==> config.mk <==
export PLATFORM = sky130hd
export DESIGN_NAME = cordic_native
export DESIGN_NICKNAME = cordic_native
export VERILOG_FILES = /design/flow/design.v
export SDC_FILE = /design/flow/constraint.sdc
export NUM_CORES = 4
export LEC_CHECK = 0
export CAP_MARGIN = 20
export CORE_MARGIN = 2
export CORE_UTILIZATION = 66
export CTS_CLUSTER_SIZE = 33
export SETUP_SLACK_MARGIN = 0.9
export SLEW_MARGIN = 20
==> constraint.sdc <==
create_clock -name core_clock -period 3.67 [get_ports {I_clk}]
set_input_delay 0.7340 -clock core_clock [delete_from_list [all_inputs] [get_ports {I_clk}]]
set_output_delay 0.7340 -clock core_clock [all_outputs]
set_load 0.01 [all_outputs]
==> design.v <==
`timescale 1ns / 1ps
module cordic_sin(
    I_rst_n,         
    I_clk,           
    I_phase,         
    O_cos,           
    O_sin           
    );
    input wire I_rst_n;
    input wire I_clk;
    input wire [14 - 1: 0] I_phase;
    output reg [14 - 1: 0] O_cos ;
    output reg [14 - 1: 0] O_sin ;
    wire [14 - 1: 0] S_cos_0 = 14'd4477;
    wire [14 - 1: 0] S_sin_0 = 0;
    reg [14 - 1: 0] R_cos_1 ;
    reg [14 - 1: 0] R_sin_1 ;
    reg [14 - 1: 0] R_phs_1 ;
    reg [14 - 1: 0] R_cos_2 ;
    reg [14 - 1: 0] R_sin_2 ;
    reg [14 - 1: 0] R_phs_2 ;
    reg [14 - 1: 0] R_cos_3 ;
    reg [14 - 1: 0] R_sin_3 ;
    reg [14 - 1: 0] R_phs_3 ;
    reg [14 - 1: 0] R_cos_4 ;
    reg [14 - 1: 0] R_sin_4 ;
    reg [14 - 1: 0] R_phs_4 ;
    reg [14 - 1: 0] R_cos_5 ;
    reg [14 - 1: 0] R_sin_5 ;
    reg [14 - 1: 0] R_phs_5 ;
    reg [14 - 1: 0] R_cos_6 ;
    reg [14 - 1: 0] R_sin_6 ;
    reg [14 - 1: 0] R_phs_6 ;
    reg [14 - 1: 0] R_cos_7 ;
    reg [14 - 1: 0] R_sin_7 ;
    reg [14 - 1: 0] R_phs_7 ;
    reg [14 - 1: 0] R_cos_8 ;
    reg [14 - 1: 0] R_sin_8 ;
    reg [14 - 1: 0] R_phs_8 ;
    reg [14 - 1: 0] R_cos_9 ;
    reg [14 - 1: 0] R_sin_9 ;
    reg [14 - 1: 0] R_phs_9 ;
    reg [14 - 1: 0] R_cos_10 ;
    reg [14 - 1: 0] R_sin_10 ;
    reg [14 - 1: 0] R_phs_10 ;
    reg [14 - 1: 0] R_cos_11 ;
    reg [14 - 1: 0] R_sin_11 ;
    reg [14 - 1: 0] R_phs_11 ;
    reg [14 - 1: 0] R_cos_12 ;
    reg [14 - 1: 0] R_sin_12 ;
    reg [14 - 1: 0] R_phs_12 ;
    always@(posedge I_clk)
    begin
        if (I_rst_n == 1'b0) begin
            R_cos_1 <= 0;
            R_sin_1 <= 0;
            R_phs_1 <= 0;  
        end
        else begin
            if (I_phase[14 - 1] == 1'b0) begin
                R_cos_1 <= S_cos_0;
                R_sin_1 <= S_sin_0 + S_cos_0;
                R_phs_1 <= I_phase - 14'd1024;
            end
            else begin
                R_cos_1 <= S_cos_0;          
                R_sin_1 <= S_sin_0 - S_cos_0;          
                R_phs_1 <= I_phase + 14'd1024;
            end
        end
    end
    always@(posedge I_clk)                           
    begin                                            
        if (I_rst_n == 1'b0) begin                   
            R_cos_2 <= 0;                            
            R_sin_2 <= 0;                            
            R_phs_2 <= 0;                            
        end                                          
        else begin                                   
            if (R_phs_1[14 - 1] == 1'b0) begin
                R_cos_2 <= R_cos_1 - {R_sin_1[14-1],R_sin_1[14 - 1:1]};                
                R_sin_2 <= R_sin_1 + {R_cos_1[14-1],R_cos_1[14 - 1:1]};                   
                R_phs_2 <= R_phs_1 - 14'd605;        
            end                                      
            else begin                               
                R_cos_2 <= R_cos_1 + {R_sin_1[14-1],R_sin_1[14 - 1:1]};             
                R_sin_2 <= R_sin_1 - {R_cos_1[14-1],R_cos_1[14 - 1:1]};                   
                R_phs_2 <= R_phs_1 + 14'd605;        
            end                                      
        end                                          
    end
    always@(posedge I_clk)                                                           
    begin                                                                            
        if (I_rst_n == 1'b0) begin                                                   
            R_cos_3 <= 0;                                                            
            R_sin_3 <= 0;                                                            
            R_phs_3 <= 0;                                                            
        end                                                                          
        else begin                                                                   
            if (R_phs_2[14 - 1] == 1'b0) begin                                
                R_cos_3 <= R_cos_2 - {R_sin_2[14-1],R_sin_2[14-1],R_sin_2[14 - 1:2]};
                R_sin_3 <= R_sin_2 + {R_cos_2[14-1],R_cos_2[14-1],R_cos_2[14 - 1:2]};
                R_phs_3 <= R_phs_2 - 14'd319;                                        
            end                                                                      
            else begin                                                               
                R_cos_3 <= R_cos_2 + {R_sin_2[14-1],R_sin_2[14-1],R_sin_2[14 - 1:2]};
                R_sin_3 <= R_sin_2 - {R_cos_2[14-1],R_cos_2[14-1],R_cos_2[14 - 1:2]};
                R_phs_3 <= R_phs_2 + 14'd319;                                        
            end                                                                      
        end                                                                          
    end
    always@(posedge I_clk)                                                                                
    begin                                                                                                 
        if (I_rst_n == 1'b0) begin                                                                        
            R_cos_4 <= 0;                                                                                 
            R_sin_4 <= 0;                                                                                 
            R_phs_4 <= 0;                                                                                 
        end                                                                                               
        else begin                                                                                        
            if (R_phs_3[14 - 1] == 1'b0) begin                                                     
                R_cos_4 <= R_cos_3 - {R_sin_3[14-1],R_sin_3[14-1],R_sin_3[14-1],R_sin_3[14 - 1:3]};
                R_sin_4 <= R_sin_3 + {R_cos_3[14-1],R_cos_3[14-1],R_cos_3[14-1],R_cos_3[14 - 1:3]};
                R_phs_4 <= R_phs_3 - 14'd162;                                                             
            end                                                                                           
            else begin                                                                                    
                R_cos_4 <= R_cos_3 + {R_sin_3[14-1],R_sin_3[14-1],R_sin_3[14-1],R_sin_3[14 - 1:3]};
                R_sin_4 <= R_sin_3 - {R_cos_3[14-1],R_cos_3[14-1],R_cos_3[14-1],R_cos_3[14 - 1:3]};
                R_phs_4 <= R_phs_3 + 14'd162;                                                             
            end                                                                                           
        end                                                                                               
    end
    always@(posedge I_clk)                                                                                                     
    begin                                                                                                                      
        if (I_rst_n == 1'b0) begin                                                                                             
            R_cos_5 <= 0;                                                                                                      
            R_sin_5 <= 0;                                                                                                      
            R_phs_5 <= 0;                                                                                                      
        end                                                                                                                    
        else begin                                                                                                             
            if (R_phs_4[14 - 1] == 1'b0) begin                                                                          
                R_cos_5 <= R_cos_4 - {R_sin_4[14-1],R_sin_4[14-1],R_sin_4[14-1],R_sin_4[14-1],R_sin_4[14 - 1:4]};
                R_sin_5 <= R_sin_4 + {R_cos_4[14-1],R_cos_4[14-1],R_cos_4[14-1],R_cos_4[14-1],R_cos_4[14 - 1:4]};
                R_phs_5 <= R_phs_4 - 14'd81;                                                                                  
            end                                                                                                                
            else begin                                                                                                         
                R_cos_5 <= R_cos_4 + {R_sin_4[14-1],R_sin_4[14-1],R_sin_4[14-1],R_sin_4[14-1],R_sin_4[14 - 1:4]};
                R_sin_5 <= R_sin_4 - {R_cos_4[14-1],R_cos_4[14-1],R_cos_4[14-1],R_cos_4[14-1],R_cos_4[14 - 1:4]};
                R_phs_5 <= R_phs_4 + 14'd81;                                                                                  
            end                                                                                                                
        end                                                                                                                    
    end
    always@(posedge I_clk)                                                                                                                          
    begin                                                                                                                                           
        if (I_rst_n == 1'b0) begin                                                                                                                  
            R_cos_6 <= 0;                                                                                                                           
            R_sin_6 <= 0;                                                                                                                           
            R_phs_6 <= 0;                                                                                                                           
        end                                                                                                                                         
        else begin                                                                                                                                  
            if (R_phs_5[14 - 1] == 1'b0) begin                                                                                               
                R_cos_6 <= R_cos_5 - {R_sin_5[14-1],R_sin_5[14-1],R_sin_5[14-1],R_sin_5[14-1],R_sin_5[14-1],R_sin_5[14 - 1:5]};
                R_sin_6 <= R_sin_5 + {R_cos_5[14-1],R_cos_5[14-1],R_cos_5[14-1],R_cos_5[14-1],R_cos_5[14-1],R_cos_5[14 - 1:5]};
                R_phs_6 <= R_phs_5 - 14'd41;                                                                                                       
            end                                                                                                                                     
            else begin                                                                                                                              
                R_cos_6 <= R_cos_5 + {R_sin_5[14-1],R_sin_5[14-1],R_sin_5[14-1],R_sin_5[14-1],R_sin_5[14-1],R_sin_5[14 - 1:5]};
                R_sin_6 <= R_sin_5 - {R_cos_5[14-1],R_cos_5[14-1],R_cos_5[14-1],R_cos_5[14-1],R_cos_5[14-1],R_cos_5[14 - 1:5]};
                R_phs_6 <= R_phs_5 + 14'd41;                                                                                                       
            end                                                                                                                                     
        end                                                                                                                                         
    end
    always@(posedge I_clk)                                                                                                                                                
    begin                                                                                                                                                                 
        if (I_rst_n == 1'b0) begin                                                                                                                                        
            R_cos_7 <= 0;                                                                                                                                                 
            R_sin_7 <= 0;                                                                                                                                                 
            R_phs_7 <= 0;                                                                                                                                                 
        end                                                                                                                                                               
        else begin                                                                                                                                                        
            if (R_phs_6[14 - 1] == 1'b0) begin                                                                                                                     
                R_cos_7 <= R_cos_6 - {R_sin_6[14-1],R_sin_6[14-1],R_sin_6[14-1],R_sin_6[14-1],R_sin_6[14-1],R_sin_6[14-1],R_sin_6[14 - 1:6]}; 
                R_sin_7 <= R_sin_6 + {R_cos_6[14-1],R_cos_6[14-1],R_cos_6[14-1],R_cos_6[14-1],R_cos_6[14-1],R_cos_6[14-1],R_cos_6[14 - 1:6]}; 
                R_phs_7 <= R_phs_6 - 14'd20;                                                                                                                             
            end                                                                                                                                                           
            else begin                                                                                                                                                    
                R_cos_7 <= R_cos_6 + {R_sin_6[14-1],R_sin_6[14-1],R_sin_6[14-1],R_sin_6[14-1],R_sin_6[14-1],R_sin_6[14-1],R_sin_6[14 - 1:6]}; 
                R_sin_7 <= R_sin_6 - {R_cos_6[14-1],R_cos_6[14-1],R_cos_6[14-1],R_cos_6[14-1],R_cos_6[14-1],R_cos_6[14-1],R_cos_6[14 - 1:6]}; 
                R_phs_7 <= R_phs_6 + 14'd20;                                                                                                                             
            end                                                                                                                                                           
        end                                                                                                                                                               
    end                                                                                                                                                                   
    always@(posedge I_clk)                                                                                                                                                                    
    begin                                                                                                                                                                                     
        if (I_rst_n == 1'b0) begin                                                                                                                                                            
            R_cos_8 <= 0;                                                                                                                                                                     
            R_sin_8 <= 0;                                                                                                                                                                     
            R_phs_8 <= 0;                                                                                                                                                                     
        end                                                                                                                                                                                   
        else begin                                                                                                                                                                            
            if (R_phs_7[14 - 1] == 1'b0) begin                                                                                                                                         
                R_cos_8 <= R_cos_7 - {R_sin_7[14-1],R_sin_7[14-1],R_sin_7[14-1],R_sin_7[14-1],R_sin_7[14-1],R_sin_7[14-1],R_sin_7[14-1],R_sin_7[14 - 1:7]};
                R_sin_8 <= R_sin_7 + {R_cos_7[14-1],R_cos_7[14-1],R_cos_7[14-1],R_cos_7[14-1],R_cos_7[14-1],R_cos_7[14-1],R_cos_7[14-1],R_cos_7[14 - 1:7]};
                R_phs_8 <= R_phs_7 - 14'd10;                                                                                                                                                 
            end                                                                                                                                                                               
            else begin                                                                                                                                                                        
                R_cos_8 <= R_cos_7 + {R_sin_7[14-1],R_sin_7[14-1],R_sin_7[14-1],R_sin_7[14-1],R_sin_7[14-1],R_sin_7[14-1],R_sin_7[14-1],R_sin_7[14 - 1:7]};
                R_sin_8 <= R_sin_7 - {R_cos_7[14-1],R_cos_7[14-1],R_cos_7[14-1],R_cos_7[14-1],R_cos_7[14-1],R_cos_7[14-1],R_cos_7[14-1],R_cos_7[14 - 1:7]};
                R_phs_8 <= R_phs_7 + 14'd10;                                                                                                                                                 
            end                                                                                                                                                                               
        end                                                                                                                                                                                   
    end 
    always@(posedge I_clk)                                                                                                                                                                                                     
    begin                                                                                                                                                                                                                      
        if (I_rst_n == 1'b0) begin                                                                                                                                                                                             
            R_cos_9 <= 0;                                                                                                                                                                                                      
            R_sin_9 <= 0;                                                                                                                                                                                                      
            R_phs_9 <= 0;                                                                                                                                                                                                      
        end                                                                                                                                                                                                                    
        else begin                                                                                                                                                                                                             
            if (R_phs_8[14 - 1] == 1'b0) begin                                                                                                                                                                          
                R_cos_9 <= R_cos_8 - {R_sin_8[14-1],R_sin_8[14-1],R_sin_8[14-1],R_sin_8[14-1],R_sin_8[14-1],R_sin_8[14-1],R_sin_8[14-1],R_sin_8[14-1],R_sin_8[14 - 1:8]};            
                R_sin_9 <= R_sin_8 + {R_cos_8[14-1],R_cos_8[14-1],R_cos_8[14-1],R_cos_8[14-1],R_cos_8[14-1],R_cos_8[14-1],R_cos_8[14-1],R_cos_8[14-1],R_cos_8[14 - 1:8]};            
                R_phs_9 <= R_phs_8 - 14'd5;                                                                                                                                                                                  
            end                                                                                                                                                                                                                
            else begin                                                                                                                                                                                                         
                R_cos_9 <= R_cos_8 + {R_sin_8[14-1],R_sin_8[14-1],R_sin_8[14-1],R_sin_8[14-1],R_sin_8[14-1],R_sin_8[14-1],R_sin_8[14-1],R_sin_8[14-1],R_sin_8[14 - 1:8]};             
                R_sin_9 <= R_sin_8 - {R_cos_8[14-1],R_cos_8[14-1],R_cos_8[14-1],R_cos_8[14-1],R_cos_8[14-1],R_cos_8[14-1],R_cos_8[14-1],R_cos_8[14-1],R_cos_8[14 - 1:8]};             
                R_phs_9 <= R_phs_8 + 14'd5;                                                                                                                                                                                  
            end                                                                                                                                                                                                                
        end                                                                                                                                                                                                                    
    end
    always@(posedge I_clk)                                                                                                                                                                                                                       
    begin                                                                                                                                                                                                                                        
        if (I_rst_n == 1'b0) begin                                                                                                                                                                                                               
            R_cos_10 <= 0;                                                                                                                                                                                                                        
            R_sin_10 <= 0;                                                                                                                                                                                                                        
            R_phs_10 <= 0;                                                                                                                                                                                                                        
        end                                                                                                                                                                                                                                      
        else begin                                                                                                                                                                                                                               
            if (R_phs_9[14 - 1] == 1'b0) begin                                                                                                                                                                                            
                R_cos_10 <= R_cos_9 - {R_sin_9[14-1],R_sin_9[14-1],R_sin_9[14-1],R_sin_9[14-1],R_sin_9[14-1],R_sin_9[14-1],R_sin_9[14-1],R_sin_9[14-1],R_sin_9[14-1],R_sin_9[14 - 1:9]};         
                R_sin_10 <= R_sin_9 + {R_cos_9[14-1],R_cos_9[14-1],R_cos_9[14-1],R_cos_9[14-1],R_cos_9[14-1],R_cos_9[14-1],R_cos_9[14-1],R_cos_9[14-1],R_cos_9[14-1],R_cos_9[14 - 1:9]};         
                R_phs_10 <= R_phs_9 - 14'd3;                                                                                                                                                                                                    
            end                                                                                                                                                                                                                                  
            else begin                                                                                                                                                                                                                           
                R_cos_10 <= R_cos_9 + {R_sin_9[14-1],R_sin_9[14-1],R_sin_9[14-1],R_sin_9[14-1],R_sin_9[14-1],R_sin_9[14-1],R_sin_9[14-1],R_sin_9[14-1],R_sin_9[14-1],R_sin_9[14 - 1:9]};          
                R_sin_10 <= R_sin_9 - {R_cos_9[14-1],R_cos_9[14-1],R_cos_9[14-1],R_cos_9[14-1],R_cos_9[14-1],R_cos_9[14-1],R_cos_9[14-1],R_cos_9[14-1],R_cos_9[14-1],R_cos_9[14 - 1:9]};          
                R_phs_10 <= R_phs_9 + 14'd3;                                                                                                                                                                                                    
            end                                                                                                                                                                                                                                  
        end                                                                                                                                                                                                                                      
    end                                                                                                                                                                                                                                                        
    always@(posedge I_clk)                                                                                                                                                                                                                                     
    begin                                                                                                                                                                                                                                                      
        if (I_rst_n == 1'b0) begin                                                                                                                                                                                                                             
            R_cos_11 <= 0;                                                                                                                                                                                                                                     
            R_sin_11 <= 0;                                                                                                                                                                                                                                     
            R_phs_11 <= 0;                                                                                                                                                                                                                                     
        end                                                                                                                                                                                                                                                    
        else begin                                                                                                                                                                                                                                             
            if (R_phs_10[14 - 1] == 1'b0) begin                                                                                                                                                                                                          
                R_cos_11 <= R_cos_10 - {R_sin_10[14-1],R_sin_10[14-1],R_sin_10[14-1],R_sin_10[14-1],R_sin_10[14-1],R_sin_10[14-1],R_sin_10[14-1],R_sin_10[14-1],R_sin_10[14-1],R_sin_10[14-1],R_sin_10[14 - 1:10]}; 
                R_sin_11 <= R_sin_10 + {R_cos_10[14-1],R_cos_10[14-1],R_cos_10[14-1],R_cos_10[14-1],R_cos_10[14-1],R_cos_10[14-1],R_cos_10[14-1],R_cos_10[14-1],R_cos_10[14-1],R_cos_10[14-1],R_cos_10[14 - 1:10]}; 
                R_phs_11 <= R_phs_10 - 14'd1;                                                                                                                                                                                                                
            end                                                                                                                                                                                                                                                
            else begin                                                                                                                                                                                                                                         
                R_cos_11 <= R_cos_10 + {R_sin_10[14-1],R_sin_10[14-1],R_sin_10[14-1],R_sin_10[14-1],R_sin_10[14-1],R_sin_10[14-1],R_sin_10[14-1],R_sin_10[14-1],R_sin_10[14-1],R_sin_10[14-1],R_sin_10[14 - 1:10]};
                R_sin_11 <= R_sin_10 - {R_cos_10[14-1],R_cos_10[14-1],R_cos_10[14-1],R_cos_10[14-1],R_cos_10[14-1],R_cos_10[14-1],R_cos_10[14-1],R_cos_10[14-1],R_cos_10[14-1],R_cos_10[14-1],R_cos_10[14 - 1:10]};
                R_phs_11 <= R_phs_10 + 14'd1;                                                                                                                                                                                                                
            end                                                                                                                                                                                                                                                
        end                                                                                                                                                                                                                                                    
    end                                                                                                                                                                                                                                                                                                                                                          
    always@(posedge I_clk)                                                                                                                                                                                                                                     
    begin                                                                                                                                                                                                                                                      
        if (I_rst_n == 1'b0) begin                                                                                                                                                                                                                             
            R_cos_12 <= 0;                                                                                                                                                                                                                                     
            R_sin_12 <= 0;                                                                                                                                                                                                                                     
            R_phs_12 <= 0;                                                                                                                                                                                                                                     
        end                                                                                                                                                                                                                                                    
        else begin                                                                                                                                                                                                                                             
            if (R_phs_11[14 - 1] == 1'b0) begin                                                                                                                                                                                                          
                R_cos_12 <= R_cos_11 - {R_sin_11[14-1],R_sin_11[14-1],R_sin_11[14-1],R_sin_11[14-1],R_sin_11[14-1],R_sin_11[14-1],R_sin_11[14-1],R_sin_11[14-1],R_sin_11[14-1],R_sin_11[14-1],R_sin_11[14-1],R_sin_11[14 - 1:11]}; 
                R_sin_12 <= R_sin_11 + {R_cos_11[14-1],R_cos_11[14-1],R_cos_11[14-1],R_cos_11[14-1],R_cos_11[14-1],R_cos_11[14-1],R_cos_11[14-1],R_cos_11[14-1],R_cos_11[14-1],R_cos_11[14-1],R_cos_11[14-1],R_cos_11[14 - 1:11]}; 
                R_phs_12 <= R_phs_11 - 14'd1;                                                                                                                                                                                                                
            end                                                                                                                                                                                                                                                
            else begin                                                                                                                                                                                                                                         
                R_cos_12 <= R_cos_11 + {R_sin_11[14-1],R_sin_11[14-1],R_sin_11[14-1],R_sin_11[14-1],R_sin_11[14-1],R_sin_11[14-1],R_sin_11[14-1],R_sin_11[14-1],R_sin_11[14-1],R_sin_11[14-1],R_sin_11[14-1],R_sin_11[14 - 1:11]};
                R_sin_12 <= R_sin_11 - {R_cos_11[14-1],R_cos_11[14-1],R_cos_11[14-1],R_cos_11[14-1],R_cos_11[14-1],R_cos_11[14-1],R_cos_11[14-1],R_cos_11[14-1],R_cos_11[14-1],R_cos_11[14-1],R_cos_11[14-1],R_cos_11[14 - 1:11]};
                R_phs_12 <= R_phs_11 + 14'd1;                                                                                                                                                                                                                
            end                                                                                                                                                                                                                                                
        end                                                                                                                                                                                                                                                    
    end
    always@(posedge I_clk)                                                                                                                                                                                                                                     
    begin                                                                                                                                                                                                                                                      
        if (I_rst_n == 1'b0) begin                                                                                                                                                                                                                             
            O_cos <= 0;                                                                                                                                                                                                                                     
            O_sin <= 0;                                                                                                                                                                                                                                                                                                                                                                                                                                                                         
        end                                                                                                                                                                                                                                                    
        else begin                                                                                                                                                                                                                                             
            if (R_phs_12[14 - 1] == 1'b0) begin                                                                                                                                                                                                          
                O_cos <= R_cos_12 - {R_sin_12[14-1],R_sin_12[14-1],R_sin_12[14-1],R_sin_12[14-1],R_sin_12[14-1],R_sin_12[14-1],R_sin_12[14-1],R_sin_12[14-1],R_sin_12[14-1],R_sin_12[14-1],R_sin_12[14-1],R_sin_12[14-1],R_sin_12[14 - 1:12]}; 
                O_sin <= R_sin_12 + {R_cos_12[14-1],R_cos_12[14-1],R_cos_12[14-1],R_cos_12[14-1],R_cos_12[14-1],R_cos_12[14-1],R_cos_12[14-1],R_cos_12[14-1],R_cos_12[14-1],R_cos_12[14-1],R_cos_12[14-1],R_cos_12[14-1],R_cos_12[14 - 1:12]};                                                                                                                                                                                                             
            end                                                                                                                                                                                                                                                
            else begin                                                                                                                                                                                                                                         
                O_cos <= R_cos_12 + {R_sin_12[14-1],R_sin_12[14-1],R_sin_12[14-1],R_sin_12[14-1],R_sin_12[14-1],R_sin_12[14-1],R_sin_12[14-1],R_sin_12[14-1],R_sin_12[14-1],R_sin_12[14-1],R_sin_12[14-1],R_sin_12[14-1],R_sin_12[14 - 1:12]};
                O_sin <= R_sin_12 - {R_cos_12[14-1],R_cos_12[14-1],R_cos_12[14-1],R_cos_12[14-1],R_cos_12[14-1],R_cos_12[14-1],R_cos_12[14-1],R_cos_12[14-1],R_cos_12[14-1],R_cos_12[14-1],R_cos_12[14-1],R_cos_12[14-1],R_cos_12[14 - 1:12]};                                                                                                                                                                                                          
            end                                                                                                                                                                                                                                                
        end                                                                                                                                                                                                                                                    
    end
endmodule
`timescale 1ns / 1ps
module cordic_native(
    I_rst_n,                 
    I_clk,                   
    I_init_phase,            
    I_change_phase,           
    I_inc_phase,             
    O_cos,                   
    O_sin                    
    );
    input wire I_rst_n;
    input wire I_clk;
    input wire [14 - 1: 0] I_init_phase;
    input wire I_change_phase;
    input wire [14 - 1: 0] I_inc_phase;
    output reg [14 - 1: 0] O_cos;
    output reg [14 - 1: 0] O_sin;
    reg [14 - 1: 0] R_current_phase ;
    wire [14 - 1: 0] S_cos;
    wire [14 - 1: 0] S_sin;
    parameter DIR_FWD = 1'b0;
    parameter DIR_BAK = 1'b1;
    reg R_phase_dir ;
    reg R_cos_dir ;
    parameter MAX_PHASE = 14'd2047;
    parameter MIN_PHASE = -14'd2048;
    wire S_reach_top;  
    assign S_reach_top = (R_current_phase[14 - 1]==0)&&(R_current_phase + I_inc_phase > MAX_PHASE);
    wire S_reach_bottom;  
    assign S_reach_bottom = (R_current_phase[14 - 1]==1)&&(R_current_phase - I_inc_phase < MIN_PHASE);
    always@(posedge I_clk)
    begin
        if (I_rst_n == 0) R_phase_dir <= DIR_FWD;
        else begin
            if (R_phase_dir == DIR_FWD)
                if (S_reach_top) R_phase_dir <= DIR_BAK;
                else R_phase_dir <= DIR_FWD;
            else  
            begin
                if (S_reach_bottom) R_phase_dir <= DIR_FWD;
                else R_phase_dir <= DIR_BAK;
            end
        end
    end
    always @(posedge I_clk)
    begin
        if (I_rst_n == 0) R_current_phase <= I_init_phase;
        else if (I_change_phase == 1'b1) R_current_phase <= I_init_phase;
        else 
            case(R_phase_dir)
            DIR_FWD: if (S_reach_top) R_current_phase <= MAX_PHASE - (R_current_phase + I_inc_phase - MAX_PHASE);
                     else R_current_phase <= R_current_phase + I_inc_phase;
            DIR_BAK: if (S_reach_bottom) R_current_phase <= MIN_PHASE + (R_current_phase - I_inc_phase - MIN_PHASE);
                     else R_current_phase <= R_current_phase - I_inc_phase;
            endcase
    end 
    cordic_sin cordic_sin_inst(
       .I_rst_n(I_rst_n),         
       .I_clk(I_clk),           
       .I_phase(R_current_phase),         
       .O_cos(S_cos),           
       .O_sin(S_sin)           
       );
   reg [13-1:0] R_dir_delay ;
   always @(posedge I_clk)
   begin
       R_dir_delay[0] <= R_phase_dir;
       R_dir_delay[1] <= R_dir_delay[0];
       R_dir_delay[2] <= R_dir_delay[1];
       R_dir_delay[3] <= R_dir_delay[2];
       R_dir_delay[4] <= R_dir_delay[3];
       R_dir_delay[5] <= R_dir_delay[4];
       R_dir_delay[6] <= R_dir_delay[5];
       R_dir_delay[7] <= R_dir_delay[6];
       R_dir_delay[8] <= R_dir_delay[7];
       R_dir_delay[9] <= R_dir_delay[8];
       R_dir_delay[10] <= R_dir_delay[9];
       R_dir_delay[11] <= R_dir_delay[10];
       R_dir_delay[12] <= R_dir_delay[11];
       R_cos_dir <= R_dir_delay[12];
   end
   always @(posedge I_clk)
   begin
       O_sin <= S_sin;
       if (R_cos_dir == DIR_FWD) O_cos <= S_cos;
       else O_cos <= -S_cos;
   end
endmodule
==> run.sh <==
#!/bin/bash
# the make line also repeats each setting of config.mk as NAME=value (left out here)
make -C /OpenROAD-flow-scripts/flow DESIGN_CONFIG=/design/flow/config.mk WORK_HOME=/design/flow/orfs CLKGATE_MAP_FILE= finish
==> Changelog: implementation, run 1 <==
## Implementation

* Synth Area per Inst at 8.55 um^2
* Crit end category: flip-flop
* Post-route cell area at 45,600 um^2
* WHS at 0.313 ns
* Worst setup path startpoint: cordic_sin_inst.R_sin_3[4]
* Yosys warns at 2
* Port bufs at ~58
* Final core utilization at about 85%
* Die area at approximately 57,000 um^2
* Iter 0 DRT Violations at 1,815
* Async SR Flop Fraction at 0%
* Post-synth top cells: nor2_1, dfxtp_1, ha_1
* YS chip area at 36,100 um^2
* Cell mode on critical path: ha_4
* CORE AREA at 53,900 um^2
* GRT Total Usage at 29.4%
* GR Overflow Total at 0
* Final ANT Viol Nets at 0
* Slew HR at between 50 and 60%
* Area Overhead vs Synth at 26.4%
* Max Root-Sink Buffers at 3
* # nets final at roughly 5,200
* Worst path top cell family by delay: AND-OR/OR-AND gates
* Worst-Margin Slew at 0.714 ns
* Tool warnings at approximately 60
* Reg2Reg Capture Point: cordic_sin_inst.R_cos_4[13]
* CP max FO at 2
* Via count at about 31,000
* Met2 usage at 54.6%
* Root Driver: clkbuf_16
* Hold path depth at 0
* Critical Path Stages at 13
* Library cells used by synthesis at 73
* Htree depth at 2
* Initial Util at 66.9%
* Fmax at 0.332 GHz
* Flip-flops with a built-in enable at 0
* Number of standard cells reported by yosys at ~4,200
* WHS Endpoint: R_dir_delay[6]
* Met1 usage at 34.8%
* Critical Path RT at 4.16 ns
* Clock transition at path regs at 0.06 ns
* Insertion Delay late pin at 0.64 ns
* Gr busiest metal: met2
* Post-synth seq share at 30.6%
* WS Path Type: reg -> reg
* Final Hold Fails at 0
* Routed Wire Length at 94.2 mm
* Syn nets at 4,792
* Max-Cap Viols at 0
* Die Wd at 238 um
* Max stage delay on crit path at 0.37 ns
* Status: no timing/DRC/antenna violations
* GP Congestion at between 0.8 and 0.9
* DRC Markers at 0
* Post-CTS Hold Fix Bufs at 0
* Slowest-stage cell, CP: o41ai_2
* Die H at 238 um
* DR vias/cell at about 6
* Post-Syn Instances at between 4,000 and 5,000
* Pin count of the biggest net entering global routing at roughly 130
* Placed cells at 4,943
* Most numerous cell in the Yosys netlist: nor2_1
* WL/cell at 17.6 um
* Crit-path cells: inv_2, ha_4, mux2_4, ha_4, a21o_1, a21oi_2, o21bai_1, a211oi_2, o31ai_2, o41ai_2, o21ai_1, xnor2_1, nor2_1
* Critical R2R Launch: cordic_sin_inst.R_sin_3[4]
* TritonCTS buffer count at slightly below 60
* CP Buf/Inv Count at 1
* Critical Path End: cordic_sin_inst.R_cos_4[13]
* Layout Skew at roughly 0.020 ns
* CTS sink cnt at 551
* Hold_sp: R_dir_delay[5]
* Top comb family, area: adder cells
* R2R Setup Slk at between 0.6 and 0.7 ns
* Reg2Reg Depth at 13
* RSZ-0062 raised after global routing: yes
* Post-synthesis adder-cell area fraction at around a fifth
* Post-Syn Area at 36,100 um^2
* # IOs at 59
* Crit path launch type: flip-flop
* Min-delay worst type: reg -> reg
* Post-DP Area at 38,100 um^2
* Top-area cell share at a little over 30%
* Main synth FF type: dfxtp_1
* Flops after synth at 551
* # diodes at 0
* Global-route wire length before repair at between 100 and 150 mm
* Biggest area cells: dfxtp_1, ha_1, xnor2_1
* Initial antenna violation count at 0
* Final Max Tran Viols at 0
* Fin crit period at 3.01 ns
* # setup viols final at 0
* Vias in the first global route at slightly below 30,000
* CTS tree: yes
* Period utilisation layout at 82.1%
* Yosys simple share at 16.2%
* GR met3 Demand/Resource at about 3.0%
* Synth area leader: dfxtp_1
* MUX share of area at 1.66%
* Core Rows at 85
* Layout Cells excl Fill at 5,339
* Initial DRT Pass Iterations at 5
* WP data arrival at 3.51 ns
* Post-DP HPWL at 59.0 mm
* Xor/xnor share at roughly 11%
* Yosys aoi share at 16.9%
-- area by class of cell --
type	instances	area, um^2
Inverter	276	1110
Fill cell	3116	8310
Sequential cell	551	11200
Clock buffer	85	1780
Tap cell	696	871
Multi-Input combinational cell	3293	26900
Timing Repair Buffer	413	3490
Clock inverter	25	224
-- metrics by stage --
step	worst slack, ns	TNS (ns)
2_1_floorplan	0.560	0
3_3_place_gp	-0.162	-0.924
3_5_place_dp	-0.195	-1.33
4_1_cts	0.703	0
5_1_grt	0.533	0
6_report	0.658	0
-- per-layer routing --
layer  vias to the layer above  part of all wire [%]
met5                         -                     0
li1                      15400                     -
met3                       274                   4.3
met4                         0                   4.6
met1                     14900                    40
met2                       798                    51
-- what timing repair did --
action,4_1_cts,5_1_grt
buffers inserted,130,153
gates cloned,2,1
hold endpoints to repair,0,0
resized,394,482
pin swaps,192,409
setup endpoints to repair,181,172
==> run 2, diff against run 1 <==
CORE_UTILIZATION = 68   (was 66)
CTS_CLUSTER_DIAMETER = 363   (was not set)
HOLD_SLACK_MARGIN = 0.28   (was not set)
SETUP_SLACK_MARGIN = 1.15   (was 0.9)
clock period = 4.33 ns   (was 3.67 ns; I/O delays follow)
==> run 2 against run 1 <==
Area after synthesis is the same; routed wire length shrank 18%; hold slack gained 0.025 ns; final area shrank 14%; utilization shrank 9.5 points; worst setup slack gained 0.55 ns; global-route usage shrank 2.3 points; sequential share of layout area grew 3.6 points; synthesized cell count is the same; die size shrank 2.9%; clock skew grew 0.00059 ns; critical endpoint is now cordic_sin_inst.R_cos_8[13]; largest cell class unchanged.
==> Changelog: implementation, run 2 <==
## Implementation

* YS chip area at 36,100 um^2 (unchanged)
* Slowest-stage cell, CP: o41ai_2
* Filler instances at 4,095 (+31%)
* Top-area cell share at 30.6% (unchanged)
* CP Buf/Inv Count at 1 (unchanged)
* Syn nets at 4,792 (unchanged)
* # diodes at 0 (unchanged)
* Global-route wire length before repair at 125 mm (-10%)
* Logic area at 24,700 um^2 (-8.4%)
* RSZ-0062 raised after global routing: yes
* GP Congestion at 0.905 (+2.7%)
* Main synth FF type: dfxtp_1
* R2R Setup Slk at 1.21 ns (+0.55 ns)
* Xor/xnor share at 11.3% (unchanged)
* Critical Path RT at 4.82 ns (+0.66 ns)
* GRT Total Usage at 27.1% (-2.3 points)
* Iter 0 DRT Violations at 1,443 (-20%)
* Flops after synth at 551 (unchanged)
* Post-CTS Hold Fix Bufs at 0 (unchanged)
* Crit path launch type: flip-flop
* Library cells used by synthesis at 73 (unchanged)
* Max stage delay on crit path at 0.44 ns (+0.07 ns)
* Flop area at 11,100 um^2 (-0.98%)
* Hold path depth at 0 (unchanged)
* Max-Cap Viols at 0 (unchanged)
* # IOs at 59 (unchanged)
* Via count at 28,400 (-9.4%)
* Port bufs at 58 (unchanged)
* GR Overflow Total at 0 (unchanged)
* Worst path top cell family by delay: AND-OR/OR-AND gates
* Fin crit period at 3.12 ns (+0.105 ns)
* Crit end category: flip-flop
* DR vias/cell at 5.73 (-2.4%)
* Max Root-Sink Buffers at 3 (unchanged)
* Hold_sp: R_dir_delay[0]
* WHS Endpoint: R_dir_delay[1]
* WL/cell at 15.6 um (-12%)
* Routed Wire Length at 77.1 mm (-18%)
* Most numerous cell in the Yosys netlist: nor2_1
* Initial Util at 68.7% (+1.7 points)
* Initial DRT Pass Iterations at 7 (+2)
* Async SR Flop Fraction at 0% (unchanged)
* Post-Syn Area at 36,100 um^2 (unchanged)
* Crit-path cells: inv_1, ha_1, mux2_2, ha_1, a21o_1, a21oi_2, nor2b_1, o21a_1, o22ai_2, o21ai_1, o41ai_2, o21ai_1, mux2_2
* CORE AREA at 52,600 um^2 (-2.5%)
* Setup TNS at 0 ns (unchanged)
* Yosys warns at 2 (unchanged)
* Root Driver: clkbuf_16
* Htree depth at 1 (-1)
* Post-synth seq share at 30.6% (unchanged)
* Yosys aoi share at 16.9% (unchanged)
* Final Hold Fails at 0 (unchanged)
* TritonCTS buffer count at 20 (-66%)
* DRC Markers at 0 (unchanged)
* Status: no timing/DRC/antenna violations
* Reg2Reg Capture Point: cordic_sin_inst.R_cos_8[13]
* MUX share of area at 1.66% (unchanged)
* Fin worst setup slack at 1.21 ns (+0.555 ns)
* Biggest area cells: dfxtp_1, ha_1, xnor2_1
* Post-Syn Instances at 4,224 (unchanged)
* CTS tree: yes
* CP max FO at 5 (+3)
* WS Path Type: reg -> reg
* Flip-flops with a built-in enable at 0 (unchanged)
* Core Rows at 84 (-1.2%)
* Worst setup path startpoint: cordic_sin_inst.R_sin_7[7]
* Min-delay worst type: reg -> reg
* Worst-Margin Slew at 0.803 ns (+0.0891 ns)
* Final Max Tran Viols at 0 (unchanged)
* Critical Path Stages at 13 (unchanged)
* Vias in the first global route at 26,300 (-10%)
* CTS sink cnt at 551 (unchanged)
* Fmax at 0.321 GHz (-3.4%)
* Post-DP HPWL at 58.4 mm (-1.0%)
* Post-synth top cells: nor2_1, dfxtp_1, ha_1
* Tool warnings at 58 (-3.3%)
* Synth area leader: dfxtp_1
* Slew HR at 46.5% (-5.6 points)
* Insertion Delay late pin at 0.59 ns (-0.05 ns)
* Period utilisation layout at 72.0% (-10 points)
* # setup viols final at 0 (unchanged)
* Final ANT Viol Nets at 0 (unchanged)
* Area Overhead vs Synth at 9.28%
* # nets final at 4,838 (-6.3%)
* WP data arrival at 3.60 ns (+0.09 ns)
* Synth Area per Inst at 8.55 um^2 (unchanged)
* Clock transition at path regs at 0.12 ns (+0.06 ns)
* Critical R2R Launch: cordic_sin_inst.R_sin_7[7]
* Top comb family, area: adder cells
* Number of standard cells reported by yosys at 4,224 (unchanged)
* Die Wd at 234 um (-1.5%)
* Layout Skew at 0.0209 ns (+0.000589 ns)
* Worst slack at placement at 0.208 ns (+0.402 ns)
* Yosys simple share at 16.2% (unchanged)
* Die area at 54,900 um^2 (-2.9%)
* Die H at 234 um (-1.5%)
* Pin count of the biggest net entering global routing at 108 (-16%)
* Initial antenna violation count at 0 (unchanged)
* Critical Path End: cordic_sin_inst.R_cos_8[13]
* Post-synthesis adder-cell area fraction at 19.4% (unchanged)
* Reg2Reg Depth at 13 (unchanged)
run 2: layer usage:
metal	GRT usage (%)	vias to the layer above	part of all wire (%)
met4	4.40	0	1.5
met1	36.6	13200	47
met2	48.2	390	48
met3	1.88	77	3.2
li1	-	14700	-
met5	0	-	0
run 2: timing repair:
item                                    4_1_cts  5_1_grt
endpoints found under the setup margin       80      124
gates resized                                92      246
pin swaps                                    21       41
buffers inserted                             17       27
run 2: per-stage QoR:
step / utilization, % / hold WS [ns] / instance area (um^2) / cells
after CTS: 73.0 / 0.339 / 38400 / 4931
after global routing: 75.1 / 0.344 / 39400 / 4958
after floorplan: - / 0.310 / 36100 / 4224
final: 75.1 / 0.337 / 39400 / 4958
after global placement: 71.1 / 0.312 / 37400 / 4892
after detailed placement: 71.1 / 0.312 / 37400 / 4892
run 2: layout make-up:
cell class | count | area share (%)
clock inverter | 1 | 0.0285
timing repair buffer | 128 | 3.05
multi-input combinational | 3293 | 62.5
inverter | 276 | 2.71
tap | 688 | 2.18
clock buffer | 21 | 1.33
sequential | 551 | 28.2
==> run 3, diff against run 2 <==
ABC_AREA = 1   (was not set)
CAP_MARGIN = 15   (was 20)
CELL_PAD_IN_SITES_DETAIL_PLACEMENT = 1   (was not set)
CELL_PAD_IN_SITES_GLOBAL_PLACEMENT = 3   (was not set)
CORE_ASPECT_RATIO = 0.91   (was not set)
CORE_MARGIN = 3   (was 2)
CORE_UTILIZATION = 23   (was 68)
CTS_CLUSTER_DIAMETER = 255   (was 363)
CTS_CLUSTER_SIZE = not set   (was 33)
GPL_ROUTABILITY_DRIVEN = 0   (was not set)
HOLD_SLACK_MARGIN = not set   (was 0.28)
MAX_ROUTING_LAYER = met4   (was not set)
PLACE_DENSITY = 0.79   (was not set)
SETUP_SLACK_MARGIN = not set   (was 1.15)
SLEW_MARGIN = 10   (was 20)
TNS_END_PERCENT = 50   (was not set)
clock period = 5.0 ns   (was 4.33 ns; I/O delays follow)
==> run 3 against run 2 <==
Still clean; global-route usage shrank 13 points; synthesized cell count grew 23%; register-to-register slack gained 0.08 ns; die size grew to 3.1 times the previous value; critical endpoint is now cordic_sin_inst.R_sin_6[13].
==> Changelog: implementation, run 3 <==
## Implementation

* Status: no timing/DRC/antenna violations
* Main synth FF type: dfxtp_1
* Global-route wire length before repair at 186 mm (+49%)
* Vias in the first global route at 34,900 (+33%)
* Tool warnings at 53 (-8.6%)
* Initial DRT Pass Iterations at 7 (unchanged)
* Final Hold Fails at 0 (unchanged)
* Met1 usage at 18.2% (-18 points)
* Reg2Reg Capture Point: cordic_sin_inst.R_sin_6[13]
* Synth Area per Inst at 7.23 um^2 (-15%)
* Worst path top cell family by delay: AND-OR/OR-AND gates
* Crit path launch type: flip-flop
* Root Driver: clkbuf_16
* Reg2Reg Depth at 13 (unchanged)
* RSZ-0062 raised after global routing: no
* Yosys simple share at 17.8% (+1.6 points)
* DR vias/cell at 4.53 (-21%)
* YS chip area at 37,500 um^2 (+3.8%)
* TritonCTS buffer count at 73 (+270%)
* Gr busiest metal: met2
* Syn nets at 5,748 (+20%)
* WP data arrival at 4.21 ns (+0.61 ns)
* Final ANT Viol Nets at 0 (unchanged)
* Xor/xnor share at 3.48% (-7.8 points)
* CORE AREA at 161,000 um^2 (+210%)
* MUX share of area at 0% (-1.7 points)
* Critical Path RT at 5.51 ns (+0.69 ns)
* Post-DP HPWL at 89.0 mm (+52%)
* WS Path Type: reg -> reg
* Worst-Margin Slew at 1.02 ns (+0.217 ns)
* CP max FO at 17 (+12)
* Via count at 33,700 (+19%)
* Biggest area cells: dfxtp_1, ha_1, a21oi_1
* Critical Path End: cordic_sin_inst.R_sin_6[13]
* Insertion Delay late pin at 0.67 ns (+0.08 ns)
* Number of standard cells reported by yosys at 5,180 (+23%)
* Die Wd at 429 um (+83%)
* Async SR Flop Fraction at 0% (unchanged)
* Flip-flops with a built-in enable at 0 (unchanged)
* Critical R2R Launch: cordic_sin_inst.R_phs_5[13]
* Max Root-Sink Buffers at 3 (unchanged)
* CTS sink cnt at 551 (unchanged)
* Post-synth seq share at 29.4% (-1.1 points)
* Fin crit period at 3.70 ns (+0.587 ns)
* Flops after synth at 551 (unchanged)
* Pin count of the biggest net entering global routing at 150 (+39%)
* # setup viols final at 0 (unchanged)
* Die area at 168,000 um^2 (+210%)
* WL/cell at 15.3 um (-1.9%)
* GR met3 Demand/Resource at 1.90% (+0.012 points)
* GRT Total Usage at 13.8% (-13 points)
* Fmax at 0.270 GHz (-16%)
* Area Overhead vs Synth at 15.3%
* Port bufs at 58 (unchanged)
* Initial antenna violation count at 3 (+3)
* Yosys aoi share at 22.4% (+5.5 points)
* Post_cts resized at 0 (-100%)
* Routed Wire Length at 114 mm (+47%)
* Post-synthesis adder-cell area fraction at 18.7% (-0.71 points)
* Most numerous cell in the Yosys netlist: nand2_1
* Met2 usage at 22.6% (-26 points)
* WHS at 0.321 ns (-0.0161 ns)
* Worst setup path startpoint: cordic_sin_inst.R_phs_5[13]
* Core Rows at 140 (+67%)
* Post-CTS Hold Fix Bufs at 0 (unchanged)
* Synth area leader: dfxtp_1
* Cell mode on critical path: a21oi_1
* Post-Syn Instances at 5,180 (+23%)
* R2R Setup Slk at 1.30 ns (+0.08 ns)
* Htree depth at 3 (+2)
* DRC Markers at 0 (unchanged)
* Die H at 391 um (+67%)
* Max stage delay on crit path at 0.90 ns (+0.46 ns)
* Final Max Tran Viols at 0 (unchanged)
* Max-Cap Viols at 0 (unchanged)
* Yosys warns at 2 (unchanged)
* Clock transition at path regs at 0.06 ns (-0.06 ns)
* WHS Endpoint: R_dir_delay[6]
* Crit-path cells: clkinv_1, o21ai_0, xnor2_1, inv_1, ha_1, a21oi_1, o21ai_0, a21oi_1, inv_1, a21oi_1, o31ai_1, xor2_1, nor2_1
* # IOs at 59 (unchanged)
* Layout Skew at 0.0328 ns (+0.0118 ns)
* Library cells used by synthesis at 52 (-29%)
* Hold_sp: R_dir_delay[5]
* Period utilisation layout at 74.1% (+2.1 points)
* Setup TNS at 0 ns (unchanged)
* Top-area cell share at 29.4% (-1.1 points)
* Iter 0 DRT Violations at 1,327 (-8.0%)
* Critical Path Stages at 13 (unchanged)
* Post-CTS Setup Bufs at 0 (-17)
* Min-delay worst type: reg -> reg
* Slew HR at 31.3% (-15 points)
* Post-synth top cells: nand2_1, a21oi_1, inv_1
* Top comb family, area: AND-OR/OR-AND gates
* CTS tree: yes
* GR Overflow Total at 0 (unchanged)
* # nets final at 5,815 (+20%)
* CP Buf/Inv Count at 3 (+2)
* Initial Util at 23.3% (-45 points)
* Slowest-stage cell, CP: dfxtp_1
* Post-Syn Area at 37,500 um^2 (+3.8%)
* Crit end category: flip-flop
* Hold path depth at 0 (unchanged)
==> run 3: layout make-up <==
type                    instances  area (um^2)
inverters                     710         2670
clock buffers                  89         1980
diodes                          1         2.50
clock inverters                47          694
repair buffers                 78          761
well taps                    2130         2670
flip-flops and latches        551        11000
multi-input cells            3833        23400
fillers                     19700       118000
==> run 3: per-stage QoR <==
step                      utilization [%]  area (um^2)  worst slack, ns  cells
final                                26.8        43200             1.30   7439
after global routing                 26.8        43200            0.871   7439
after CTS                            26.8        43200             1.18   7438
after detailed placement             25.2        40500             1.01   7302
after global placement               25.2        40500            0.926   7302
after floorplan                         -        37500             1.92   5180
==> run 3: metal layers <==
metal / wire length (um) / part of all wire, %
met3: 2630 / 2.3
met5: 0 / 0
met1: 57600 / 51
met2: 51100 / 45
met4: 2180 / 1.9
==> run 4, diff against run 3 <==
CAP_MARGIN = 20   (was 15)
CELL_PAD_IN_SITES_DETAIL_PLACEMENT = not set   (was 1)
CELL_PAD_IN_SITES_GLOBAL_PLACEMENT = not set   (was 3)
CORE_ASPECT_RATIO = not set   (was 0.91)
CORE_MARGIN = 2   (was 3)
CORE_UTILIZATION = 72   (was 23)
CTS_CLUSTER_DIAMETER = not set   (was 255)
CTS_CLUSTER_SIZE = 95   (was not set)
GPL_ROUTABILITY_DRIVEN = not set   (was 0)
MAX_ROUTING_LAYER = not set   (was met4)
PLACE_DENSITY = 0.39   (was 0.79)
SLEW_MARGIN = 20   (was 10)
TNS_END_PERCENT = 10   (was 50)
clock period = 2.29 ns   (was 5.0 ns; I/O delays follow)
==> run 4 against run 3 <==
The flow now stops in clock tree synthesis (4_1_cts); area after synthesis unchanged; die size down 68%; synthesized cell count unchanged.
==> Changelog: implementation, run 4 <==
## Flow update

* Status: aborted with a tool error
* Halt Stage: clock tree synthesis (4_1_cts)
* Error: [ERROR DPL-0033] detailed placement checks failed during check placement.
* Top-area cell share at 29.4% (unchanged)
* Syn nets at 5,748 (unchanged)
* Die area at 53,900 um^2 (-68%)
* Async SR Flop Fraction at 0% (unchanged)
* GP Congestion at 0.969
* # IOs at 59 (unchanged)
* Post-synthesis adder-cell area fraction at 18.7% (unchanged)
* Post-synth seq share at 29.4% (unchanged)
* Die Wd at 232 um (-46%)
* Initial Util at 72.9% (+50 points)
* Yosys aoi share at 22.4% (unchanged)
* Post-synth top cells: nand2_1, a21oi_1, inv_1
* Biggest area cells: dfxtp_1, ha_1, a21oi_1
* Most numerous cell in the Yosys netlist: nand2_1
* Number of standard cells reported by yosys at 5,180 (unchanged)
* Die H at 232 um (-41%)
* Flops after synth at 551 (unchanged)
* Core Rows at 83 (-41%)
* Post-DP HPWL at 85.4 mm (-4.0%)
* Flip-flops with a built-in enable at 0 (unchanged)
* Library cells used by synthesis at 52 (unchanged)
* Post-Syn Area at 37,500 um^2 (unchanged)
* CORE AREA at 51,400 um^2 (-68%)
* Synth Area per Inst at 7.23 um^2 (unchanged)
* MUX share of area at 0% (unchanged)
* Main synth FF type: dfxtp_1
* Synth area leader: dfxtp_1
* Top comb family, area: AND-OR/OR-AND gates
* Port bufs at 58 (unchanged)
* Post-Syn Instances at 5,180 (unchanged)
* Yosys warns at 2 (unchanged)
* Yosys simple share at 17.8% (unchanged)
* YS chip area at 37,500 um^2 (unchanged)
* Xor/xnor share at 3.48% (unchanged)
## run 4: through the flow
| step | setup WS, ns | setup TNS [ns] | cell area [um^2] | instances |
|---|---|---|---|---|
| 3_3_place_gp | -0.852 | -34.62 | 46200 | 6815 |
| 2_1_floorplan | -0.201 | -3.46 | 37600 | 5180 |
| 3_5_place_dp | -0.930 | -55.44 | 46200 | 6815 |
==> run 5, diff against run 4 <==
ABC_AREA = not set   (was 1)
CORE_UTILIZATION = 66   (was 72)
CTS_CLUSTER_SIZE = not set   (was 95)
PLACE_DENSITY = not set   (was 0.39)
TNS_END_PERCENT = not set   (was 10)
clock period = 3.47 ns   (was 2.29 ns; I/O delays follow)
==> run 5 against run 4 <==
The run now finishes clean; synthesized cell count fell by 18%; area after synthesis down 3.6%; die size is 5.0% higher.
==> Changelog: implementation, run 5 <==
## Implementation

* Status: no timing/DRC/antenna violations
* Max stage delay on crit path at 0.49 ns
* Logic area at 23,800 um^2
* Yosys simple share at 16.2% (-1.6 points)
* Routed Wire Length at between 70 and 80 mm
* CP max FO at 3
* Post-CTS Hold Fix Bufs at 0
* Fmax at roughly 0.30 GHz
* Vias in the first global route at 27,400
* Post-synth seq share at 30.6% (+1.1 points)
* Worst path top cell family by delay: AND-OR/OR-AND gates
* Core Rows at 85 (+2.4%)
* # setup viols final at 0
* Insertion Delay late pin at 0.62 ns
* Crit path launch type: primary input
* GRT Total Usage at 28.0%
* Post-Syn Area at 36,100 um^2 (-3.6%)
* Layout Cells excl Fill at 5,123
* Pin count of the biggest net entering global routing at 88
* Critical Path Stages at 13
* Port bufs at 58 (unchanged)
* Reg2Reg Capture Point: cordic_sin_inst.R_cos_8[13]
* Post-DP HPWL at 60.8 mm (-29%)
* Setup TNS at 0 ns
* Synth area leader: dfxtp_1
* Biggest area cells: dfxtp_1, ha_1, xnor2_1
* Most numerous cell in the Yosys netlist: nor2_1
* Critical Path End: R_current_phase[1]
* Final ANT Viol Nets at 0
* Critical Path RT at 4.02 ns
* WL/cell at 15.4 um
* TritonCTS buffer count at 59
* Reg2Reg Depth at 13
* Xor/xnor share at 11.3% (+7.8 points)
* CTS sink cnt at 551
* Critical R2R Launch: cordic_sin_inst.R_sin_7[8]
* Filler instances at 4,210
* Library cells used by synthesis at 73 (+40%)
* Clock transition at path regs at 0.06 ns
* Yosys warns at 2 (unchanged)
* Root Driver: clkbuf_16
* DRC Markers at 0
* WHS Endpoint: R_dir_delay[7]
* # IOs at 59 (unchanged)
* Top-area cell share at 30.6% (+1.1 points)
* Post-synthesis adder-cell area fraction at 19.4% (+0.71 points)
* DR vias/cell at 5.61
* GP Congestion at 0.923 (-4.7%)
* Htree depth at 2
* Slew HR at 54.2%
* MUX share of area at 1.66% (+1.7 points)
* Hold_sp: R_dir_delay[6]
* Via count at 28,700
* Initial antenna violation count at 0
* Worst-Margin Slew at roughly 0.69 ns
* Area Overhead vs Synth at 12.1%
* Final Max Tran Viols at 0
* Min-delay worst type: reg -> reg
* Final Hold Fails at 0
* CTS tree: yes
* Top comb family, area: adder cells
* Period utilisation layout at 96.5%
* Post-synth top cells: nor2_1, dfxtp_1, ha_1
* Die area at 56,600 um^2 (+5.0%)
* Layout Skew at 0.0165 ns
* Flop area at roughly 11,000 um^2
* Syn nets at 4,792 (-17%)
* Max Root-Sink Buffers at 3
* CP Buf/Inv Count at 2
* R2R Setup Slk at around 0.18 ns
* Iter 0 DRT Violations at 1,534
* Number of standard cells reported by yosys at 4,224 (-18%)
* # nets final at around 4,900
* RSZ-0062 raised after global routing: no
* Flops after synth at 551 (unchanged)
* Post-Syn Instances at 4,224 (-18%)
* Max-Cap Viols at 0
* WP data arrival at 3.90 ns
* Worst setup path startpoint: I_inc_phase[0]
* Die Wd at 238 um (+2.5%)
* Main synth FF type: dfxtp_1
* Flip-flops with a built-in enable at 0 (unchanged)
* Placed cells at 5,013 (-26%)
* Initial Util at 66.9% (-5.9 points)
* Initial DRT Pass Iterations at 7
* Hold path depth at 0
* Crit-path cells: clkdlybuf4s50_1, ha_1, inv_1, fa_1, o21ba_2, o211a_1, o21ai_0, a21oi_1, or3_4, a31oi_4, mux2_1, mux2_2, o21ai_1
* Slowest-stage cell, CP: clkdlybuf4s50_1
* Synth Area per Inst at 8.55 um^2 (+18%)
* Die H at 238 um (+2.5%)
* Async SR Flop Fraction at 0% (unchanged)
* Crit end category: flip-flop
* Fin crit period at 3.35 ns
* GR Overflow Total at 0
* Yosys aoi share at 16.9% (-5.5 points)
* YS chip area at 36,100 um^2 (-3.6%)
* WS Path Type: in -> reg
* Global-route wire length before repair at approximately 130 mm
* CORE AREA at 53,900 um^2 (+4.9%)
* Tool warnings at 51
## run 5: what timing repair did
| item | 4_1_cts | 5_1_grt |
|---|---|---|
| gates resized | 0 | 39 |
| endpoints found under the setup margin | 0 | 41 |
| hold endpoints to repair | 0 | 0 |
| setup buffers | 0 | 0 |
## run 5: metrics by stage
step	setup WS [ns]	utilization, %	area, um^2	hold slack [ns]
6_report	0.122	75.1	40500	0.324
3_5_place_dp	-0.549	70.9	38200	0.312
5_1_grt	0.000431	75.1	40500	0.329
3_3_place_gp	-0.504	70.9	38200	0.311
2_1_floorplan	0.174	-	36100	0.310
4_1_cts	0.0546	74.8	40300	0.326
## run 5: layout make-up
class | instances | area share, %
Clock buffer | 75 | 4.05
Inverter | 276 | 2.58
Multi-Input combinational cell | 3293 | 58.8
Antenna cell | 1 | 0.00618
Sequential cell | 551 | 27.3
Timing Repair Buffer | 197 | 4.07
Clock inverter | 34 | 1.14
Tap cell | 696 | 2.15
## run 5: metal layers
layer	GRT usage [%]	wire [um]	part of all wire, %
met3	3.53	2970	3.8
met2	46.3	35600	45
met5	0	0	0
met4	7.55	1930	2.4
met1	38.7	38500	49
==> run 6, diff against run 5 <==
CORE_ASPECT_RATIO = 1.43   (was not set)
CORE_UTILIZATION = 40   (was 66)
CTS_CLUSTER_DIAMETER = 380   (was not set)
CTS_CLUSTER_SIZE = 17   (was not set)
PLACE_DENSITY_LB_ADDON = 0.2   (was not set)
clock period = 5.0 ns   (was 3.47 ns; I/O delays follow)
==> run 6 against run 5 <==
Still clean; utilization fell by 31 points; count of clock-buffer cells in the layout fell by 37; first-iteration DRC count fell by 43%; via count fell by 3.4%; register-to-register slack improved by 1.1 ns; critical path depth fell by 2; worst setup slack improved by 1.1 ns; final cell count rose by 6.1%.
==> Changelog: implementation, run 6 <==
## Implementation

* Final ANT Viol Nets at 0 (unchanged)
* Port bufs at 58 (unchanged)
* MUX share of area at 1.66% (unchanged)
* Clock transition at path regs at 0.08 ns (+0.02 ns)
* Vias in the first global route at 28,000 (+2.2%)
* Critical Path Stages at 11 (-2)
* Post-CTS Hold Fix Bufs at 0 (unchanged)
* # nets final at 4,806 (-2.8%)
* Fin crit period at around 3.7 ns
* Initial Util at 40.4% (-27 points)
* Critical R2R Launch: cordic_sin_inst.R_phs_10[13]
* Fmax at 0.268 GHz
* Top-area cell share at 30.6% (unchanged)
* Slowest-stage cell, CP: dfxtp_1
* Syn nets at 4,792 (unchanged)
* Setup TNS at 0 ns (unchanged)
* Layout Cells excl Fill at 5,437 (+6.1%)
* Post-synthesis adder-cell area fraction at 19.4% (unchanged)
* # diodes at 0 (-1)
* DRC Markers at 0 (unchanged)
* Worst setup path startpoint: cordic_sin_inst.R_phs_10[13]
* # setup viols final at 0 (unchanged)
* Hold_sp: R_dir_delay[0]
* Post_cts resized at 0 (unchanged)
* Flip-flops with a built-in enable at 0 (unchanged)
* Max Root-Sink Buffers at 3 (unchanged)
* Worst path top cell family by delay: AND-OR/OR-AND gates
* Flops after synth at 551 (unchanged)
* Min-delay worst type: reg -> reg
* Area Overhead vs Synth at 7.95%
* DR vias/cell at 5.10 (-9.0%)
* CTS tree: yes
* Crit end category: flip-flop
* Top comb family, area: adder cells
* Tool warnings at 53 (+3.9%)
* Slew HR at 32.3% (-22 points)
* Iter 0 DRT Violations at 873 (-43%)
* Final Max Tran Viols at 0 (unchanged)
* Most numerous cell in the Yosys netlist: nor2_1
* Crit-path cells: inv_1, ha_1, a21o_1, a21oi_1, o21bai_1, a21oi_1, o21bai_1, a211o_1, a2111oi_2, nor3_1, a2111oi_0
* RSZ-0062 raised after global routing: no
* Root Driver: clkbuf_16
* Post-Syn Instances at 4,224 (unchanged)
* Post-DP Area at 37,900 um^2 (-0.73%)
* Status: no timing/DRC/antenna violations
* Placed cells at 5,395 (+7.6%)
* Async SR Flop Fraction at 0% (unchanged)
* WHS at 0.323 ns (-0.00111 ns)
* Crit path launch type: flip-flop
* Final Hold Fails at 0 (unchanged)
* Critical Path RT at 5.49 ns (+1.47 ns)
* Library cells used by synthesis at 73 (unchanged)
* Yosys aoi share at 16.9% (unchanged)
* Routed Wire Length at 83.6 mm (+5.9%)
* Die H at 363 um (+53%)
* Max stage delay on crit path at 0.69 ns (+0.20 ns)
* Critical Path End: cordic_sin_inst.R_phs_11[13]
* Insertion Delay late pin at 0.61 ns (about the same)
* Max-Cap Viols at 0 (unchanged)
* Final core utilization at 43.6% (-31 points)
* Yosys warns at 2 (unchanged)
* GP Congestion at 0.871 (-5.7%)
* WL/cell at 15.4 um (-0.17%)
* Post-synth seq share at 30.6% (unchanged)
* Post-DP HPWL at 66.5 mm (+9.4%)
* Reg2Reg Depth at 11 (-2)
* Period utilisation layout at 74.7% (-22 points)
* Main synth FF type: dfxtp_1
* WP data arrival at 4.23 ns (+0.33 ns)
* Die area at 92,700 um^2 (+64%)
* Biggest area cells: dfxtp_1, ha_1, xnor2_1
* Synth Area per Inst at 8.55 um^2 (unchanged)
* WS Path Type: reg -> reg
* Worst-Margin Slew at 1.02 ns (+0.329 ns)
* Layout Skew at 0.0425 ns (+0.0259 ns)
* CORE AREA at 89,300 um^2 (+66%)
* Yosys simple share at 16.2% (unchanged)
* TritonCTS buffer count at 38 (-36%)
* Initial antenna violation count at 0 (unchanged)
* GRT Total Usage at 18.4% (-9.7 points)
* Initial DRT Pass Iterations at 7 (unchanged)
* Fin worst setup slack at 1.26 ns (+1.14 ns)
* # IOs at 59 (unchanged)
* Htree depth at 2 (unchanged)
* Via count at 27,700 (-3.4%)
* Die Wd at 255 um (+7.3%)
* YS chip area at 36,100 um^2 (unchanged)
* Number of standard cells reported by yosys at 4,224 (unchanged)
* R2R Setup Slk at 1.26 ns (+1.08 ns)
* Hold path depth at 0 (unchanged)
* Post-synth top cells: nor2_1, dfxtp_1, ha_1
* Reg2Reg Capture Point: cordic_sin_inst.R_phs_11[13]
* Worst slack at placement at 0.676 ns (+1.23 ns)
* Post-CTS Setup Bufs at 0 (unchanged)
* Synth area leader: dfxtp_1
* WHS Endpoint: R_dir_delay[1]
* Post-Syn Area at 36,100 um^2 (unchanged)
* Global-route wire length before repair at 138 mm (+4.0%)
* Core Rows at 131 (+54%)
* Xor/xnor share at 11.3% (unchanged)
* GR Overflow Total at 0 (unchanged)
* CP Buf/Inv Count at 1 (-1)
* Pin count of the biggest net entering global routing at 139 (+58%)
* CP max FO at 18 (+15)
* Post-route cell area at 39,000 um^2 (-3.7%)
* CTS sink cnt at 551 (unchanged)
==> run 6: final cells by class <==
type	count	area [um^2]
Fill cell	8937	50400
Multi-Input combinational cell	3293	23600
Sequential cell	551	11000
Tap cell	1197	1500
Inverter	276	1040
Clock buffer	38	951
Timing Repair Buffer	78	741
Clock inverter	4	70.1
==> run 6: layer usage <==
| layer | GRT usage (%) | wire [um] | share of wire [%] | vias up |
|---|---|---|---|---|
| met3 | 1.79 | 1490 | 1.8 | 175 |
| met1 | 17.2 | 30300 | 36 | 12700 |
| li1 | - | - | - | 14600 |
| met4 | 9.17 | 4390 | 5.2 | 0 |
| met2 | 38.1 | 47400 | 57 | 262 |
| met5 | 0 | 0 | 0 | - |
